==> run a <==
==> flow/design.v <==
package params_pkg;
  parameter int COEFF_WIDTH    = 16;  
  parameter int DATA_WIDTH     = 12;  
  parameter int OUTPUT_WIDTH   = 16;  
  parameter int PIPELINE_DEPTH = 5;   
  parameter int NUM_TAPS       = 16;  
  parameter int INPUT_FRAC     = 11;  
  parameter int COEFF_FRAC     = 14;  
  parameter int OUTPUT_FRAC    = 14;  
  parameter int ACC_WIDTH      = 32;  
  localparam int PROD_WIDTH = DATA_WIDTH + COEFF_WIDTH;  
  localparam int SHIFT_RIGHT = (INPUT_FRAC + COEFF_FRAC) - OUTPUT_FRAC;  
  typedef logic signed [DATA_WIDTH-1:0]    in_t;
  typedef logic signed [COEFF_WIDTH-1:0]  coeff_t;
  typedef logic signed [PROD_WIDTH-1:0]   prod_t;
  typedef logic signed [ACC_WIDTH-1:0]    acc_t;
  typedef logic signed [OUTPUT_WIDTH-1:0] out_t;
  localparam logic [NUM_TAPS*COEFF_WIDTH-1:0] COEFF_ROM = {
    -16'sd28,
    -16'sd1014,
    -16'sd1589,
    -16'sd1638,
    -16'sd1153,
    -16'sd261,
    16'sd790,
    16'sd1710,
    16'sd2177,
    16'sd2110,
    16'sd1594,
    16'sd845,
    16'sd184,
    -16'sd179,
    -16'sd226,
    -16'sd116
  };
endpackage
import params_pkg::*;
module algorithm_core (
  input  logic                 clk,
  input  logic                 rst_n,
  input  logic                 s_valid,
  output logic                 s_ready,
  input  params_pkg::in_t      s_data,
  output logic                 m_valid,
  input  logic                 m_ready,
  output params_pkg::out_t     m_data
);
  assign s_ready = 1'b1;
  logic signed [DATA_WIDTH-1:0] samples [0:NUM_TAPS-1];
  logic valid_pipe [0:PIPELINE_DEPTH];
  logic signed [PROD_WIDTH-1:0] prods_comb [0:NUM_TAPS-1];
  params_pkg::acc_t prod_ext_comb [0:NUM_TAPS-1];
  params_pkg::acc_t stage_prod_reg   [0:NUM_TAPS-1];  
  params_pkg::acc_t stage_sum8_reg   [0:8-1];        
  params_pkg::acc_t stage_sum4_reg   [0:4-1];        
  params_pkg::acc_t stage_sum2_reg   [0:2-1];        
  params_pkg::acc_t stage_final_reg;                 
  genvar i;
  generate
    for (i = 0; i < NUM_TAPS; i++) begin : PROD_COMB
      always_comb begin
        prods_comb[i] = $signed(samples[i]) * $signed(COEFF_ROM[i*COEFF_WIDTH +: COEFF_WIDTH]);
        prod_ext_comb[i] = $signed({{(ACC_WIDTH-PROD_WIDTH){prods_comb[i][PROD_WIDTH-1]}}, prods_comb[i]});
      end
    end
  endgenerate
  integer idx;
  always_ff @(posedge clk or negedge rst_n) begin
    if (!rst_n) begin
      for (idx = 0; idx < NUM_TAPS; idx = idx + 1) begin
        samples[idx] <= '0;
      end
      for (idx = 0; idx <= PIPELINE_DEPTH; idx = idx + 1) begin
        valid_pipe[idx] <= 1'b0;
      end
      for (idx = 0; idx < NUM_TAPS; idx = idx + 1) begin
        stage_prod_reg[idx] <= '0;
      end
      for (idx = 0; idx < 8; idx = idx + 1) begin
        stage_sum8_reg[idx] <= '0;
      end
      for (idx = 0; idx < 4; idx = idx + 1) begin
        stage_sum4_reg[idx] <= '0;
      end
      for (idx = 0; idx < 2; idx = idx + 1) begin
        stage_sum2_reg[idx] <= '0;
      end
      stage_final_reg <= '0;
    end else begin
      if (s_valid && s_ready) begin
        for (idx = NUM_TAPS-1; idx >= 1; idx = idx - 1) begin
          samples[idx] <= samples[idx-1];
        end
        samples[0] <= s_data;
      end
      valid_pipe[0] <= s_valid & s_ready;
      for (idx = 0; idx < PIPELINE_DEPTH; idx = idx + 1) begin
        valid_pipe[idx+1] <= valid_pipe[idx];
      end
      for (idx = 0; idx < NUM_TAPS; idx = idx + 1) begin
        stage_prod_reg[idx] <= prod_ext_comb[idx];
      end
      for (idx = 0; idx < 8; idx = idx + 1) begin
        stage_sum8_reg[idx] <= stage_prod_reg[2*idx] + stage_prod_reg[2*idx + 1];
      end
      for (idx = 0; idx < 4; idx = idx + 1) begin
        stage_sum4_reg[idx] <= stage_sum8_reg[2*idx] + stage_sum8_reg[2*idx + 1];
      end
      for (idx = 0; idx < 2; idx = idx + 1) begin
        stage_sum2_reg[idx] <= stage_sum4_reg[2*idx] + stage_sum4_reg[2*idx + 1];
      end
      stage_final_reg <= stage_sum2_reg[0] + stage_sum2_reg[1];
    end
  end
  logic signed [ACC_WIDTH-1:0] shifted_acc;
  always_comb begin
    if (SHIFT_RIGHT >= 0)
      shifted_acc = $signed(stage_final_reg) >>> SHIFT_RIGHT;
    else
      shifted_acc = $signed(stage_final_reg) <<< (-SHIFT_RIGHT);
  end
  assign m_data  = params_pkg::out_t'(shifted_acc[OUTPUT_WIDTH-1:0]);
  assign m_valid = valid_pipe[PIPELINE_DEPTH];
endmodule
import params_pkg::*;
module algorithm_top (
  input  logic                 clk,
  input  logic                 rst_n,
  input  logic                 s_valid,
  output logic                 s_ready,
  input  params_pkg::in_t      s_data,
  output logic                 m_valid,
  input  logic                 m_ready,
  output params_pkg::out_t     m_data
);
  algorithm_core u_core (
    .clk      (clk),
    .rst_n    (rst_n),
    .s_valid  (s_valid),
    .s_ready  (s_ready),
    .s_data   (s_data),
    .m_valid  (m_valid),
    .m_ready  (m_ready),
    .m_data   (m_data)
  );
endmodule
==> flow/run.sh <==
#!/bin/bash
# the make line also repeats each setting of config.mk as NAME=value (left out here)
make -C /OpenROAD-flow-scripts/flow DESIGN_CONFIG=/design/flow/config.mk WORK_HOME=/design/flow/orfs CLKGATE_MAP_FILE= finish
==> flow/config.mk <==
export PLATFORM = sky130hd
export DESIGN_NAME = algorithm_top
export DESIGN_NICKNAME = algorithm_top
export VERILOG_FILES = /design/flow/design.v
export SDC_FILE = /design/flow/constraint.sdc
export NUM_CORES = 4
export LEC_CHECK = 0
export ABC_AREA = 1
export CAP_MARGIN = 15
export CELL_PAD_IN_SITES_DETAIL_PLACEMENT = 2
export CELL_PAD_IN_SITES_GLOBAL_PLACEMENT = 2
export CORE_ASPECT_RATIO = 0.92
export CORE_MARGIN = 3
export CORE_UTILIZATION = 24
export CTS_CLUSTER_DIAMETER = 202
export GPL_ROUTABILITY_DRIVEN = 1
export GPL_TIMING_DRIVEN = 0
export HOLD_SLACK_MARGIN = 0.06
export MIN_ROUTING_LAYER = met2
export SLEW_MARGIN = 20
export TNS_END_PERCENT = 70
==> flow/constraint.sdc <==
create_clock -name core_clock -period 4.03 [get_ports {clk}]
set_input_delay 0.8060 -clock core_clock [delete_from_list [all_inputs] [get_ports {clk}]]
set_output_delay 0.8060 -clock core_clock [all_outputs]
set_load 0.01 [all_outputs]
==> run b (differences from run a) <==
- ABC_AREA: 1 -> unset
- CAP_MARGIN: 15 -> 20
- CELL_PAD_IN_SITES_DETAIL_PLACEMENT: 2 -> unset
- CELL_PAD_IN_SITES_GLOBAL_PLACEMENT: 2 -> unset
- CORE_ASPECT_RATIO: 0.92 -> unset
- CORE_MARGIN: 3 -> 2
- CORE_UTILIZATION: 24 -> 30
- CTS_CLUSTER_DIAMETER: 202 -> unset
- GPL_ROUTABILITY_DRIVEN: 1 -> unset
- GPL_TIMING_DRIVEN: 0 -> unset
- HOLD_SLACK_MARGIN: 0.06 -> unset
- MIN_ROUTING_LAYER: met2 -> unset
- TNS_END_PERCENT: 70 -> unset
==> flow/constraint.sdc (replaced) <==
create_clock -name core_clock -period 5.56 [get_ports {clk}]
set_input_delay 1.1120 -clock core_clock [delete_from_list [all_inputs] [get_ports {clk}]]
set_output_delay 1.1120 -clock core_clock [all_outputs]
set_load 0.01 [all_outputs]
==> comparison table <==
metric                                                             run a                    run b
Outcome                                         finished with violations  complete, no violations
Violated checks                                             setup timing                        -
Horizontal die size                                             638.2 um                 510.9 um
Post-route cell area                                         0.1081 mm^2             0.08566 mm^2
Die Footprint                                                0.3750 mm^2              0.2610 mm^2
Fraction of area in multi-input gates                             57.05%                   57.11%
Metal1 wirelength                                                   0 um                83,570 um
Worst slack, placed                                            -918.8 ps                 252.5 ps
Number of global-route vias before repair                        128,500                   53,290
Fraction of met3 tracks used by global routing                    37.81%                   1.323%
Well tap count                                                     4,815                    3,384
Worst skew pair latency                                           900 ps                   770 ps
Total length of routed met2 wires                             170,800 um                80,460 um
Top achievable clock speed                                     223.6 MHz                186.8 MHz
Number of vias per cell                                            6.223                    4.665
Synth Seq Share                                                   25.78%                   29.51%
CTS hold repair buffers                                                1                        0
Initial DRC count                                                  8,607                    2,844
Routed length on met3                                         145,900 um                  5713 um
Largest type area fraction                                        25.78%                   29.51%
Delay of the slowest critical-path stage                          540 ps                   600 ps

==> v38: inputs <==
RTL: the design.v shown in full above, as it stands there.
==> flow/config.mk <==
export PLATFORM = sky130hd
export DESIGN_NAME = algorithm_top
export DESIGN_NICKNAME = algorithm_top
export VERILOG_FILES = /design/flow/design.v
export SDC_FILE = /design/flow/constraint.sdc
export NUM_CORES = 4
export LEC_CHECK = 0
export CAP_MARGIN = 20
export CORE_ASPECT_RATIO = 0.72
export CORE_MARGIN = 2
export CORE_UTILIZATION = 72
export CTS_CLUSTER_DIAMETER = 317
export GPL_ROUTABILITY_DRIVEN = 1
export SETUP_SLACK_MARGIN = -0.41
export SLEW_MARGIN = 15
==> flow/constraint.sdc <==
create_clock -name core_clock -period 4.09 [get_ports {clk}]
set_input_delay 0.8180 -clock core_clock [delete_from_list [all_inputs] [get_ports {clk}]]
set_output_delay 0.8180 -clock core_clock [all_outputs]
set_load 0.01 [all_outputs]
run.sh (not shown) runs the stock make flow with config.mk's settings and CLKGATE_MAP_FILE=.
==> v23: changes against v38 <==
==> flow/config.mk (replaced) <==
export PLATFORM = sky130hd
export DESIGN_NAME = algorithm_top
export DESIGN_NICKNAME = algorithm_top
export VERILOG_FILES = /design/flow/design.v
export SDC_FILE = /design/flow/constraint.sdc
export NUM_CORES = 4
export LEC_CHECK = 0
export CAP_MARGIN = 20
export CORE_MARGIN = 2
export CORE_UTILIZATION = 64
export SLEW_MARGIN = 20
==> flow/constraint.sdc (replaced) <==
create_clock -name core_clock -period 4.87 [get_ports {clk}]
set_input_delay 0.9740 -clock core_clock [delete_from_list [all_inputs] [get_ports {clk}]]
set_output_delay 0.9740 -clock core_clock [all_outputs]
set_load 0.01 [all_outputs]
==> v32: changes against v38 <==
==> flow/config.mk (replaced) <==
export PLATFORM = sky130hd
export DESIGN_NAME = algorithm_top
export DESIGN_NICKNAME = algorithm_top
export VERILOG_FILES = /design/flow/design.v
export SDC_FILE = /design/flow/constraint.sdc
export NUM_CORES = 4
export LEC_CHECK = 0
export CAP_MARGIN = 20
export CORE_MARGIN = 2
export CORE_UTILIZATION = 18
export SLEW_MARGIN = 20
==> flow/constraint.sdc (replaced) <==
create_clock -name core_clock -period 7.72 [get_ports {clk}]
set_input_delay 1.5440 -clock core_clock [delete_from_list [all_inputs] [get_ports {clk}]]
set_output_delay 1.5440 -clock core_clock [all_outputs]
set_load 0.01 [all_outputs]
==> v1: changes against v38 <==
--- a/flow/config.mk
+++ b/flow/config.mk
@@ -12,4 +12,4 @@
 export CTS_CLUSTER_DIAMETER = 317
 export GPL_ROUTABILITY_DRIVEN = 1
-export SETUP_SLACK_MARGIN = -0.41
+export SETUP_SLACK_MARGIN = 1.28
 export SLEW_MARGIN = 15
==> flow/constraint.sdc (replaced) <==
create_clock -name core_clock -period 4.98 [get_ports {clk}]
set_input_delay 0.9960 -clock core_clock [delete_from_list [all_inputs] [get_ports {clk}]]
set_output_delay 0.9960 -clock core_clock [all_outputs]
set_load 0.01 [all_outputs]
==> comparison table <==
quantity	v38	v23	v1	v32
Global routing met2 resource utilization	55.52%	45.57%	53.52%	13.05%
Fraction of area in multi-input gates	56.38%	57.83%	58.87%	55.61%
Crit-path slowest cell	sky130_fd_sc_hd__fa_1	sky130_fd_sc_hd__fa_2	sky130_fd_sc_hd__fa_1	sky130_fd_sc_hd__dfrtp_1
Number of clock buffers in the layout	116	136	116	136
Depth of the worst register-to-register path	18	18	19	17
Routed length on met2	93230 µm	77910 µm	90250 µm	77730 µm
Initial DRC Count	4793	2898	4277	2222
Min cycle time layout	5.026 ns	4.946 ns	5.045 ns	5.690 ns
Result of the run	finished with violations	finished with violations	finished with violations	timing/DRC/antenna clean
Layout check failures	setup timing	setup timing	setup timing	-
Ant. Diodes	1	2	5	2
Routed vias/inst	5.964	5.513	5.996	3.772
Area taken by flip-flops and latches	22820 µm²	22780 µm²	22880 µm²	22750 µm²
Die y size	281.6 µm	351.0 µm	281.6 µm	658.4 µm
Reg-to-reg startpoint	u_core.samples[13][4]$_DFFE_PN0P_	u_core.samples[10][6]$_DFFE_PN0P_	u_core.samples[10][6]$_DFFE_PN0P_	u_core.samples[10][11]$_DFFE_PN0P_
CTS clock-pin slew for the worst setup and hold paths	0.07 ns	0.06 ns	0.06 ns	0.07 ns
Count of buffers added by post-CTS timing repair for setup	58	8	199	0

==> job 7497: inputs <==
RTL: the design.v shown in full above, as it stands there.
make LEC_CHECK=0 CAP_MARGIN=20 CORE_MARGIN=2 CORE_UTILIZATION=72 CTS_CLUSTER_DIAMETER=98 PLACE_DENSITY_LB_ADDON=0.01 SETUP_SLACK_MARGIN=1.38 SLEW_MARGIN=20 finish   # period 4.86 ns
==> job 5779 (differences from job 7497) <==
==> flow/config.mk (replaced) <==
export PLATFORM = sky130hd
export DESIGN_NAME = algorithm_top
export DESIGN_NICKNAME = algorithm_top
export VERILOG_FILES = /design/flow/design.v
export SDC_FILE = /design/flow/constraint.sdc
export NUM_CORES = 4
export LEC_CHECK = 0
export ABC_AREA = 1
export CAP_MARGIN = 35
export CELL_PAD_IN_SITES_DETAIL_PLACEMENT = 2
export CORE_ASPECT_RATIO = 0.92
export CORE_MARGIN = 3
export CORE_UTILIZATION = 47
export CTS_CLUSTER_DIAMETER = 346
export MIN_ROUTING_LAYER = met2
export SLEW_MARGIN = 20
==> flow/constraint.sdc (replaced) <==
create_clock -name core_clock -period 6.0 [get_ports {clk}]
set_input_delay 1.2000 -clock core_clock [delete_from_list [all_inputs] [get_ports {clk}]]
set_output_delay 1.2000 -clock core_clock [all_outputs]
set_load 0.01 [all_outputs]
==> comparison table <==
Run status: job 5779 aborted with a tool error; job 7497 finished with violations
Failing step: job 5779 detailed placement (3_5_place_dp); job 7497 -
Reasons for failing layout checks: job 5779 -; job 7497 setup timing
Initial Util: job 5779 47.6%; job 7497 72.3%
Number of cell instances after yosys synthesis: job 5779 11200; job 7497 7508
Share of synthesized area spent on multiplexers: job 5779 0.0255%; job 7497 1.15%
Placer's final routability congestion estimate: job 5779 0.970; job 7497 0.929
Core area: job 5779 185000 µm²; job 7497 107000 µm²
Cell Area, Synth: job 5779 88200 µm²; job 7497 77100 µm²
Synthesized area divided by synthesized cell count: job 5779 7.85 µm²; job 7497 10.3 µm²
Die area: job 5779 193000 µm²; job 7497 110000 µm²
Simple-gate portion of the synthesized area: job 5779 21.4%; job 7497 6.98%
DIE WIDTH: job 5779 458 µm; job 7497 331 µm
Area fraction in xor and xnor cells: job 5779 4.17%; job 7497 6.66%
Portion of the post-synthesis area used by sequential elements: job 5779 25.8%; job 7497 29.5%
Post-synthesis share of cell area spent on and-or and or-and gates: job 5779 6.06%; job 7497 11.6%
Count leader, synth: job 5779 sky130_fd_sc_hd__nand2_1; job 7497 sky130_fd_sc_hd__ha_1
Rows: job 5779 151; job 7497 120

==> run G <==
RTL: the design.v shown in full above, as it stands there.
==> flow/config.mk <==
export PLATFORM = sky130hd
export DESIGN_NAME = algorithm_top
export DESIGN_NICKNAME = algorithm_top
export VERILOG_FILES = /design/flow/design.v
export SDC_FILE = /design/flow/constraint.sdc
export NUM_CORES = 4
export LEC_CHECK = 0
export ABC_AREA = 1
export CAP_MARGIN = 10
export CELL_PAD_IN_SITES_DETAIL_PLACEMENT = 0
export CORE_ASPECT_RATIO = 1.38
export CORE_MARGIN = 2
export CORE_UTILIZATION = 33
export CTS_CLUSTER_DIAMETER = 397
export GPL_ROUTABILITY_DRIVEN = 0
export MAX_ROUTING_LAYER = met5
export MIN_ROUTING_LAYER = met1
export PLACE_DENSITY_LB_ADDON = 0.01
export SETUP_SLACK_MARGIN = -0.03
export SLEW_MARGIN = 15
export TNS_END_PERCENT = 40
==> flow/constraint.sdc <==
create_clock -name core_clock -period 7.65 [get_ports {clk}]
set_input_delay 1.5300 -clock core_clock [delete_from_list [all_inputs] [get_ports {clk}]]
set_output_delay 1.5300 -clock core_clock [all_outputs]
set_load 0.01 [all_outputs]
==> run A: changes against run G <==
==> flow/config.mk (replaced) <==
export PLATFORM = sky130hd
export DESIGN_NAME = algorithm_top
export DESIGN_NICKNAME = algorithm_top
export VERILOG_FILES = /design/flow/design.v
export SDC_FILE = /design/flow/constraint.sdc
export NUM_CORES = 4
export LEC_CHECK = 0
export CAP_MARGIN = 0
export CORE_MARGIN = 2
export CORE_UTILIZATION = 72
export CTS_CLUSTER_SIZE = 49
export PLACE_DENSITY_LB_ADDON = 0.0
export SETUP_SLACK_MARGIN = 0.45
export SLEW_MARGIN = 20
==> flow/constraint.sdc (replaced) <==
create_clock -name core_clock -period 1.57 [get_ports {clk}]
set_input_delay 0.3140 -clock core_clock [delete_from_list [all_inputs] [get_ports {clk}]]
set_output_delay 0.3140 -clock core_clock [all_outputs]
set_load 0.01 [all_outputs]
==> results.ini <==
[run_status]
status = timing/DRC/antenna clean

[setup_path]
startpoint = u_core.samples[10][11]
crit_family = adder cells
r2r-start = u_core.samples[10][11]

[timing]
setup_tns_ps = 0

[flow_run]
warnings = 157

[final_layout]
nMultiInputCombCells = 7949

[routing]
wl_met2_um = 142000
drtPass1Iterations = 5

[floorplanning]
fp_util_pct = 33.1

[grt]
use_met3_pct = 1.53

[cts]
htreeDepth = 3

[end of results for run G]
==> results.ini <==
[run_status]
lastStage = 4_1_cts
status = aborted with a tool error
stop_error = [ERROR DPL-0033] detailed placement checks failed during check placement.

[place]
gp_congestion = 0.939
dp.cells = 10834
dpl_cell_area_um2 = 98600
io_buffers = 31
dp_worst_setup_slack_ps = -3520

[logic_synthesis]
ys_seq_share_pct = 29.5
ys_warn_count = 9
synthArstFlopShare_pct = 100
muxShareOfSynthArea_pct = 1.15
synth-edff-count = 0
fp_nets = 9467
flop_cell = dfrtp_1

[floorplanning]
num_rows = 120
core_um2 = 107000
fp_util_pct = 72.3
die_area_um2 = 110000
die_y_um = 331

[end of results for run A]
